## run 1
// Cordic_Machine
module Cordic_Machine(clock_pulse, reset, x_input, y_input, z_input, x_output, y_output, z_output, flag);
	input clock_pulse;
	input reset;  
	parameter fractional_bit = 22;
	parameter iteration_number = 22;
	input signed [fractional_bit+2:0] x_input;
	input signed [fractional_bit+2:0] y_input;
	input signed [fractional_bit+2:0] z_input;
	output signed [fractional_bit+2:0] x_output;
	output signed [fractional_bit+2:0] y_output;
	output signed [fractional_bit+2:0] z_output;
	output flag;  
	reg signed [fractional_bit+2:0] x_temp_result;
	reg signed [fractional_bit+2:0] y_temp_result;
	reg signed [fractional_bit+2:0] z_temp_result;
	reg [5:0] counter;  
	wire signed [fractional_bit+2:0] LUT_Atan [0:iteration_number];
	assign LUT_Atan[00] = 25'b000_0010000000000000000000;    
	assign LUT_Atan[01] = 25'b000_0001001011100100000000;   
	assign LUT_Atan[02] = 25'b000_0000100111111011001110;  
	assign LUT_Atan[03] = 25'b000_0000010100010001000100;
	assign LUT_Atan[04] = 25'b000_0000001010001011000011;
	assign LUT_Atan[05] = 25'b000_0000000101000101110101;
	assign LUT_Atan[06] = 25'b000_0000000010100010111101;
  ...
Settings: LEC_CHECK=0, ABC_AREA=0, CAP_MARGIN=20, CORE_MARGIN=2, CORE_UTILIZATION=72, CTS_CLUSTER_DIAMETER=337, CTS_CLUSTER_SIZE=21, HOLD_SLACK_MARGIN=0.27, PLACE_DENSITY_LB_ADDON=0.07, SETUP_SLACK_MARGIN=1.33, SLEW_MARGIN=20; clock period 4.45 ns.
run.sh (not shown) runs the stock make flow with config.mk's settings and CLKGATE_MAP_FILE=.
Run 1 did not run to completion, as it errored out during detailed placement (3_5_place_dp).
What run 2 does differently from run 1 at the input level:
- HOLD_SLACK_MARGIN no longer set, was 0.27
- CORE_UTILIZATION now 40, was 72
- CTS_CLUSTER_DIAMETER no longer set, was 337
- PLACE_DENSITY_LB_ADDON no longer set, was 0.07
- ABC_AREA no longer set, was 0
- SETUP_SLACK_MARGIN no longer set, was 1.33
- CTS_CLUSTER_SIZE no longer set, was 21
- the clock period (ns, I/O delays scaled along) now 6.0, was 4.45
Findings:
Run 2: all stages complete, timing, DRC and antenna checks passed
Relative to run 1, the area of the placeable core of run 2 is higher by about 80%.
Delta (run 2 minus run 1): routability congestion estimate from global placement lost 27%, floorplan-stage core utilization lost 32 points.
Count of cell types in the netlist: run 1 vs run 2 — no meaningful difference
Going from run 1 to run 2, overall die area moved up; number of rows created at floorplan moved up.
## Diff of input files: run 3 against run 2
- CTS_CLUSTER_SIZE now 61, previously not set
- CORE_UTILIZATION now 63, was 40
- TNS_END_PERCENT now 5, previously not set
- the clock period (ns, I/O delays scaled along) now 5.69, was 6.0
Results
Run 3 finished all stages; however, its layout fails the closing checks, the failures being negative setup slack.
Run 3 falls short of run 2 in worst hold margin.
Run 3 gives more post-layout utilization of the core than run 2 did.
Setup slack: run 3 less than run 2
Of the two values seen for uppermost metal layer occupied by signal nets, met5 was produced by run 3 and met4 by run 2.
Higher synthesis-to-layout area growth goes to run 2 over run 3.
Modified inputs, run 4 compared to run 3
- removing CTS_CLUSTER_SIZE (formerly 61)
- changing CORE_UTILIZATION from 63 to 55
- setting ABC_AREA to 0 for the first time
- removing TNS_END_PERCENT (formerly 5)
- setting SETUP_SLACK_MARGIN to -0.05 for the first time
- changing the clock period (ns, I/O delays scaled along) from 5.69 to 4.98
==> comparison <==
- Run 4 — core utilization before placement 8.7 points lower, run 3 as reference
- The proportion of cell area occupied by registers number comes out higher for run 3 vs run 4.
- Min row count across run 3 and run 4: run 3
- The overall routed net length reported for run 4 is greater than that of run 3 by about 37%.
- Compared to run 3, run 4 has least setup slack across all paths after layout 0.75 ns lower.
- Width of the chip (lower): run 3
- Compared with run 3, in run 4 number of ordinary and repair buffers in the finished layout climbed about 110%; final area climbed about 20%.
- In run 4 the implementation ran to completion but is not tape-out ready, as the final checks report negative setup slack.

* * *

The RTL this note starts from:
==> flow/design.v <==
`timescale 1ns / 1ps
module Cordic_Machine(clock_pulse, reset, x_input, y_input, z_input, x_output, y_output, z_output, flag);
	input clock_pulse;
	input reset;  
	parameter fractional_bit = 22;
	parameter iteration_number = 22;
	input signed [fractional_bit+2:0] x_input;
	input signed [fractional_bit+2:0] y_input;
	input signed [fractional_bit+2:0] z_input;
	output signed [fractional_bit+2:0] x_output;
	output signed [fractional_bit+2:0] y_output;
	output signed [fractional_bit+2:0] z_output;
	output flag;  
	reg signed [fractional_bit+2:0] x_temp_result;
	reg signed [fractional_bit+2:0] y_temp_result;
	reg signed [fractional_bit+2:0] z_temp_result;
	reg [5:0] counter;  
	wire signed [fractional_bit+2:0] LUT_Atan [0:iteration_number];
	assign LUT_Atan[00] = 25'b000_0010000000000000000000;    
	assign LUT_Atan[01] = 25'b000_0001001011100100000000;   
	assign LUT_Atan[02] = 25'b000_0000100111111011001110;  
	assign LUT_Atan[03] = 25'b000_0000010100010001000100;
	assign LUT_Atan[04] = 25'b000_0000001010001011000011;
	assign LUT_Atan[05] = 25'b000_0000000101000101110101;
	assign LUT_Atan[06] = 25'b000_0000000010100010111101;
	assign LUT_Atan[07] = 25'b000_0000000001010001011111;
	assign LUT_Atan[08] = 25'b000_0000000000101000101111;
	assign LUT_Atan[09] = 25'b000_0000000000010100010111;
	assign LUT_Atan[10] = 25'b000_0000000000001010001011;
	assign LUT_Atan[11] = 25'b000_0000000000000101000101;
	assign LUT_Atan[12] = 25'b000_0000000000000010100010;
	assign LUT_Atan[13] = 25'b000_0000000000000001010001;
	assign LUT_Atan[14] = 25'b000_0000000000000000101000;
	assign LUT_Atan[15] = 25'b000_0000000000000000010100;
	assign LUT_Atan[16] = 25'b000_0000000000000000001010;
	assign LUT_Atan[17] = 25'b000_0000000000000000000101;
	assign LUT_Atan[18] = 25'b000_0000000000000000000010;
	assign LUT_Atan[19] = 25'b000_0000000000000000000001;
	assign LUT_Atan[20] = 25'b000_0000000000000000000000;
	assign LUT_Atan[21] = 25'b000_0000000000000000000000;
	assign LUT_Atan[22] = 25'b000_0000000000000000000000;
	always @(posedge clock_pulse) 
		begin
			if (reset)
				begin
					counter <= 0;
				end
			else if (counter == 0) 
				begin
					x_temp_result <= x_input;
					y_temp_result <= y_input;
					z_temp_result <= z_input;
					counter <= counter +1;
				end
			else 
				begin
					x_temp_result <= z_temp_result[fractional_bit+2] ? x_temp_result + (y_temp_result >>> (counter-1))
																					 : x_temp_result - (y_temp_result >>> (counter-1));
					y_temp_result <= z_temp_result[fractional_bit+2] ? y_temp_result - (x_temp_result >>> (counter-1))
																					 : y_temp_result + (x_temp_result >>> (counter-1));
					z_temp_result <= z_temp_result[fractional_bit+2] ? z_temp_result + LUT_Atan[counter-1]
																					 : z_temp_result - LUT_Atan[counter-1];
					counter <= (counter + 1) % (iteration_number);
				end
		end
	assign flag  = (counter == iteration_number-1) ? 1: 0;
	assign x_output = x_temp_result;
	assign y_output = y_temp_result;
	assign z_output = z_temp_result;
endmodule
Settings: LEC_CHECK=0, ABC_AREA=0, CAP_MARGIN=20, CORE_MARGIN=2, CORE_UTILIZATION=72, CTS_CLUSTER_DIAMETER=337, CTS_CLUSTER_SIZE=21, HOLD_SLACK_MARGIN=0.29, PLACE_DENSITY_LB_ADDON=0.05, SETUP_SLACK_MARGIN=1.33, SLEW_MARGIN=20; clock period 4.45 ns.
The starting point did not get past detailed placement (3_5_place_dp).
==> next run, changes <==
- CORE_UTILIZATION: 72 -> 49
- CTS_CLUSTER_DIAMETER: 337 -> default
- CTS_CLUSTER_SIZE: 21 -> default
- HOLD_SLACK_MARGIN: 0.29 -> default
- PLACE_DENSITY_LB_ADDON: 0.05 -> default
- SETUP_SLACK_MARGIN: 1.33 -> -0.05
- clock period: 4.45 -> 4.98 ns (I/O delays scaled with it)
The changed run finished but failed the layout checks on negative setup slack.
Area after synthesis does not change.
Die size goes up by well over a third.
Synthesized cell count does not change.
==> next run, changes <==
- CORE_UTILIZATION: 49 -> 57
- CTS_CLUSTER_SIZE: default -> 40
- TNS_END_PERCENT: default -> 5
The new run finished but failed the layout checks on negative setup slack; clock skew went up by 5.4 ps; core utilization rises by 7.4 points; hold slack improves by 36 ps; fmax decreases by 0.67%; synthesized area does not change.
==> next run, changes <==
- ABC_AREA: 0 -> 1
- CORE_MARGIN: 2 -> 5
- CORE_UTILIZATION: 57 -> 55
- CTS_CLUSTER_SIZE: 40 -> default
- HOLD_SLACK_MARGIN: default -> -0.1
- SETUP_SLACK_MARGIN: -0.05 -> -0.23
- TNS_END_PERCENT: 5 -> default
Result: The changed run finished but fails on negative setup slack; count of clock-buffer cells in the layout grows by 1; design area shrinks by 11%; first-iteration DRC count shrinks by about 17%; die size grows by 13%; routed wire length shrinks by about 12%; worst hold slack is about the same; fmax grows by 13%.
